## v19
## URP_PCIE_RX_DATA_LINK_LAYER
module URP_PCIE_RX_DATA_LINK_LAYER (
    input   logic                   clk,
    input   logic                   rst_n,
    input   logic   [267:0]         tlp_data_i,  
    input   logic                   tlp_data_valid_i,  
    output  logic                   tlp_data_ready_o,  
    output  logic   [31:0]          dllp_o,  
    output  logic                   dllp_valid_o,  
    input   logic                   dllp_read_i,  
    output  logic   [223:0]         tlp_data_o,  
    output  logic                   tlp_data_valid_o,  
    input   logic                   tlp_data_ready_i  
);
==> flow/config.mk <==
export PLATFORM = sky130hd
export DESIGN_NAME = URP_PCIE_RX_DATA_LINK_LAYER
export DESIGN_NICKNAME = URP_PCIE_RX_DATA_LINK_LAYER
export VERILOG_FILES = /design/flow/design.v
export SDC_FILE = /design/flow/constraint.sdc
export NUM_CORES = 4
export LEC_CHECK = 0
export CAP_MARGIN = 35
export CORE_MARGIN = 2
export CORE_UTILIZATION = 58
export CTS_CLUSTER_DIAMETER = 270
export HOLD_SLACK_MARGIN = 0.3
export SETUP_SLACK_MARGIN = -1.63
export SLEW_MARGIN = 20
export TNS_END_PERCENT = 5
==> flow/constraint.sdc <==
create_clock -name core_clock -period 21.1 [get_ports {clk}]
set_input_delay 4.2200 -clock core_clock [delete_from_list [all_inputs] [get_ports {clk}]]
set_output_delay 4.2200 -clock core_clock [all_outputs]
set_load 0.01 [all_outputs]
run.sh (not shown) runs the stock make flow with config.mk's settings and CLKGATE_MAP_FILE=.
The flow for v19 finished, though final verification flagged setup timing.
The following lists how v22 was set up differently from v19:
# v19
export LEC_CHECK = 0
export CAP_MARGIN = 35
export CORE_MARGIN = 2
export CORE_UTILIZATION = 58
export CTS_CLUSTER_DIAMETER = 270
export HOLD_SLACK_MARGIN = 0.3
export SETUP_SLACK_MARGIN = -1.63
export SLEW_MARGIN = 20
export TNS_END_PERCENT = 5
create_clock -name core_clock -period 21.1 [get_ports {clk}]
# v22
export LEC_CHECK = 0
export CAP_MARGIN = 20
export CORE_MARGIN = 2
export CORE_UTILIZATION = 57
export SLEW_MARGIN = 20
create_clock -name core_clock -period 19.2 [get_ports {clk}]
Results
To summarise v19: no stage aborted, but the layout did not pass its checks, failing on setup timing. Complete run, failing final checks: v22, reason setup timing. Compared with v19, the detailed router inserted more vias in v22. Compared with v19, v22 shows a higher critical path depth. v22 vs v19 — placed cell area rose about 2.7%. [compare] base=v19 new=v22: number of gates resized after cts moved down; final RePlAce weighted congestion level; initial antenna violation count moved up; hold slack level.
What v35 does differently from v22 at the input level:
# v22
export LEC_CHECK = 0
export CAP_MARGIN = 20
export CORE_MARGIN = 2
export CORE_UTILIZATION = 57
export SLEW_MARGIN = 20
create_clock -name core_clock -period 19.2 [get_ports {clk}]
# v35
export LEC_CHECK = 0
export CAP_MARGIN = 20
export CORE_MARGIN = 2
export CORE_UTILIZATION = 58
export SETUP_SLACK_MARGIN = 0.34
export SLEW_MARGIN = 20
create_clock -name core_clock -period 22.5 [get_ports {clk}]
==> comparison <==
- Although v35 finished all stages, its layout failed final checks on setup timing.
- Global-route wire length before repair: v35 lower than v22
- Of v35 and v22, it is v35 that has the lower number of detailed-route iterations in the first pass.
- Of v35 and v22, it is v35 that has the lower non-clock buffer count.
- Lower final weighted congestion in routability-driven placement among v22 and v35: v22
- Number of logic stages on the critical path including buffering was higher in the run labelled v22.
- v22 -> v35: design area decreased by a little under 10%
- v35 has more setup slack than v22.
- In v35 relative to v22, vertical die dimension had gone down slightly.
- Of the two values seen for launching element of the worst setup path, tlp_data_i[264] was produced by v35 and tlp_data_i[252] by v22.
The inputs of v27 differ from those of v35 as listed below.
# v35
export LEC_CHECK = 0
export CAP_MARGIN = 20
export CORE_MARGIN = 2
export CORE_UTILIZATION = 58
export SETUP_SLACK_MARGIN = 0.34
export SLEW_MARGIN = 20
create_clock -name core_clock -period 22.5 [get_ports {clk}]
# v27
export LEC_CHECK = 0
export CAP_MARGIN = 20
export CORE_MARGIN = 2
export CORE_UTILIZATION = 58
export CTS_CLUSTER_SIZE = 35
export SETUP_SLACK_MARGIN = 4.55
export SLEW_MARGIN = 20
create_clock -name core_clock -period 15.9 [get_ports {clk}]
Results
Area figure in the yosys stat output came out exactly the same in v27 and v35.
Diff v35..v27 | floorplan die area | unchanged
v27 terminated abnormally: global routing reported GRT-0232.
Between v27 and v35, it is v27 whose number of cells in the design after placement is higher, by about 1.3%.
v27 -> v35: post-synthesis mux area share delta 0, exact match
Of v27 and v35, the lower count of instances resized after the clock tree is built belongs to v35.
Estimated wirelength of the detail-placed design on v27 is behind v35.
Between v35 and v27, the flow reports number of buffers inserted during clock tree synthesis decreasing by a few percent.
In terms of number of clock sinks seen by CTS, v27 and v35 differ only marginally.
Side by side, pre-CTS setup slack turned out lower in v27 than in v35.


URP_PCIE_RX_DATA_LINK_LAYER again, from the RTL that the note above started with.
Design URP_PCIE_RX_DATA_LINK_LAYER, start of the top module:
module URP_PCIE_RX_DATA_LINK_LAYER (
    input   logic                   clk,
    input   logic                   rst_n,
    input   logic   [267:0]         tlp_data_i,  
    input   logic                   tlp_data_valid_i,  
    output  logic                   tlp_data_ready_o,  
    output  logic   [31:0]          dllp_o,  
    output  logic                   dllp_valid_o,  
    input   logic                   dllp_read_i,  
    output  logic   [223:0]         tlp_data_o,  
    output  logic                   tlp_data_valid_o,  
    input   logic                   tlp_data_ready_i  
);
clock: 29.0 ns
lec_check: 0
abc_area: 1
cap_margin: 20
core_margin: 2
core_utilization: 72
cts_cluster_diameter: 398
cts_cluster_size: 45
max_routing_layer: met4
place_density: 0.36
slew_margin: 40
The first run died in detailed placement (3_5_place_dp) on DPL-0038.
Change:
- CAP_MARGIN: 20 -> 25
- CELL_PAD_IN_SITES_DETAIL_PLACEMENT: not set -> 2
- CELL_PAD_IN_SITES_GLOBAL_PLACEMENT: not set -> 3
- CORE_MARGIN: 2 -> 10
- CORE_UTILIZATION: 72 -> 22
- CTS_CLUSTER_DIAMETER: 398 -> not set
- CTS_CLUSTER_SIZE: 45 -> 14
- GPL_ROUTABILITY_DRIVEN: not set -> 0
- GPL_TIMING_DRIVEN: not set -> 1
- PLACE_DENSITY: 0.36 -> not set
- PLACE_DENSITY_LB_ADDON: not set -> 0.01
- SLEW_MARGIN: 40 -> 20
This time the run finished but fails on setup timing.
Area after synthesis is unchanged.
Synthesized cell count is unchanged.
Die size climbs to 3.5 times its value.
Change:
- CAP_MARGIN: 25 -> 20
- CELL_PAD_IN_SITES_DETAIL_PLACEMENT: 2 -> 1
- CELL_PAD_IN_SITES_GLOBAL_PLACEMENT: 3 -> 2
- CORE_MARGIN: 10 -> 3
- CORE_UTILIZATION: 22 -> 53
- CTS_CLUSTER_SIZE: 14 -> 78
- GPL_ROUTABILITY_DRIVEN: 0 -> not set
- GPL_TIMING_DRIVEN: 1 -> not set
- HOLD_SLACK_MARGIN: not set -> 0.3
- MAX_ROUTING_LAYER: met4 -> not set
- MIN_ROUTING_LAYER: not set -> met2
- PLACE_DENSITY_LB_ADDON: 0.01 -> 0.02
- SLEW_MARGIN: 20 -> 35
- TNS_END_PERCENT: not set -> 95
The new run stopped in global placement (3_3_place_gp).
Die area drops by 61%.
Synthesized cell count stays the same.
Area after synthesis does not change.
Change:
- ABC_AREA: 1 -> not set
- CELL_PAD_IN_SITES_DETAIL_PLACEMENT: 1 -> not set
- CELL_PAD_IN_SITES_GLOBAL_PLACEMENT: 2 -> not set
- CORE_MARGIN: 3 -> 2
- CTS_CLUSTER_SIZE: 78 -> not set
- HOLD_SLACK_MARGIN: 0.3 -> 0.05
- MIN_ROUTING_LAYER: met2 -> not set
- PLACE_DENSITY_LB_ADDON: 0.02 -> not set
- SLEW_MARGIN: 35 -> 20
- TNS_END_PERCENT: 95 -> not set
This time the run ran to the end with no violations; synthesized area goes up by 0.71%; die area goes down by 0.79%; synthesized cell count goes down by 32%.


## v37
Starting RTL as in the previous note.
// URP_PCIE_RX_DATA_LINK_LAYER
module URP_PCIE_RX_DATA_LINK_LAYER (
    input   logic                   clk,
    input   logic                   rst_n,
    input   logic   [267:0]         tlp_data_i,  
    input   logic                   tlp_data_valid_i,  
    output  logic                   tlp_data_ready_o,  
    output  logic   [31:0]          dllp_o,  
    output  logic                   dllp_valid_o,  
    input   logic                   dllp_read_i,  
    output  logic   [223:0]         tlp_data_o,  
    output  logic                   tlp_data_valid_o,  
    input   logic                   tlp_data_ready_i  
);
    logic [31:0]                lcrc_computed;       
    logic [31:0]                lcrc_received;       
    logic                       lcrc_valid;          
    logic [11:0]                sequence_number;     
    logic [11:0]                sequence_expected;   
    logic                       nak_scheduled_flag; 
    logic                       ack_scheduled_flag;
    logic [31:0]                dllp_data_gen;       
    logic lcrc_valid_o;
    logic [267:0] tlp_data_with_crc;
    logic [235:0] tlp_data_no_crc;
    logic [223:0] tlp_data_reg;
    logic valid;
    URP_PCIE_CRC32_GEN #(
        .DATA_WIDTH(236),   
        .CRC_WIDTH(32)      
    ) lcrc_gen (
        .data_i(tlp_data_i[267:32]),  
        .checksum_o(lcrc_computed)                     
    );
    always_comb begin
        lcrc_valid = 1'b1;
        lcrc_received = tlp_data_i[31:0];   
        if (lcrc_computed == lcrc_received) begin
            lcrc_valid = 1'b1;  
        end else begin
            lcrc_valid = 1'b0;
        end
    end
    always_ff @(posedge clk or negedge rst_n) begin
        if (!rst_n) begin
            sequence_expected <= 12'b0;   
            ack_scheduled_flag <= 1'b0;  
            nak_scheduled_flag <= 1'b0;  
            tlp_data_reg <= 223'b0;
            valid <= 1'b0;
  ...
Settings: LEC_CHECK=0, CAP_MARGIN=20, CORE_MARGIN=2, CORE_UTILIZATION=58, SLEW_MARGIN=20; clock period 20.3 ns.
v37 finished all stages; layout check result: FAIL, due to negative setup slack.
[inputs] v2 vs v37
Settings: putting SETUP_SLACK_MARGIN at -1.63 where nothing was set; putting HOLD_SLACK_MARGIN at 0.3 where nothing was set; swapping 20.3 for 21.1 in the clock period (ns, I/O delays scaled along).
==> comparison <==
- Summary of v2 over v37: number of vias after detailed routing shrank by 550; total clock buffers created by CTS grew by 3.3%; length of routed wiring on met1 shrank by 1100 microns; cell count along the critical path grew by about 2.2%.
- For v2, the timing startpoint of the critical path was tlp_data_i[265], unlike v37, where it was tlp_data_i[261].
- Going from v37 to v2, number of instances in the synthesized netlist neither gained nor lost much; total count of max-transition violations in the final report neither gained nor lost much; post-cts gate resize count picked up an extra 38.
- [compare] base=v37 new=v2: fill cell total of the finished layout picked up an extra 13%; number of setup buffers added after CTS decreased by 9 relative to the old numbers; setup slack climbed 0.43 ns.
- STATUS run=v37 STAGES=ALL_DONE FINAL_CHECKS=FAILED CAUSE=negative setup slack
- v2 -> stages 100% | layout checks FAIL | negative setup slack
For v13, these inputs were changed with respect to v2:
Settings: clearing HOLD_SLACK_MARGIN, which used to be 0.3; swapping 58 for 40 in CORE_UTILIZATION; clearing SETUP_SLACK_MARGIN, which used to be -1.63; swapping 21.1 for 28.6 in the clock period (ns, I/O delays scaled along).
Results
In summary, v13 completed successfully, with a layout that passed the timing, DRC and antenna checks.
Lower tally of clock buffers in the finished layout was reported by v2, not v13.
Compared to v2, the routing of v13 uses less wire.
Met3 track demand over resource | v13 below v2
v2 ended up with tlp_data_i[265] as its worst setup path startpoint; v13 ended up with tlp_data_i[255].
Number of filler cells placed in the layout (v13 over v2): increase, about 120%
v2 has lower die size than v13.
Changes in v25 relative to v13:
Settings: putting SETUP_SLACK_MARGIN at 4.25 where nothing was set; swapping 40 for 46 in CORE_UTILIZATION; swapping 28.6 for 15.9 in the clock period (ns, I/O delays scaled along).
[summary]
Complete run, failing final checks: v25, reason negative setup slack.
v25 — routed length per placed instance about 8% higher, v13 as reference
Taking v13 as the reference, in v25 core region area now smaller, count of buffers added by post-CTS timing repair for setup went up, detailed placement HPWL climbed 7.8%, largest net degree at the start of global routing now sits lower, design area higher.
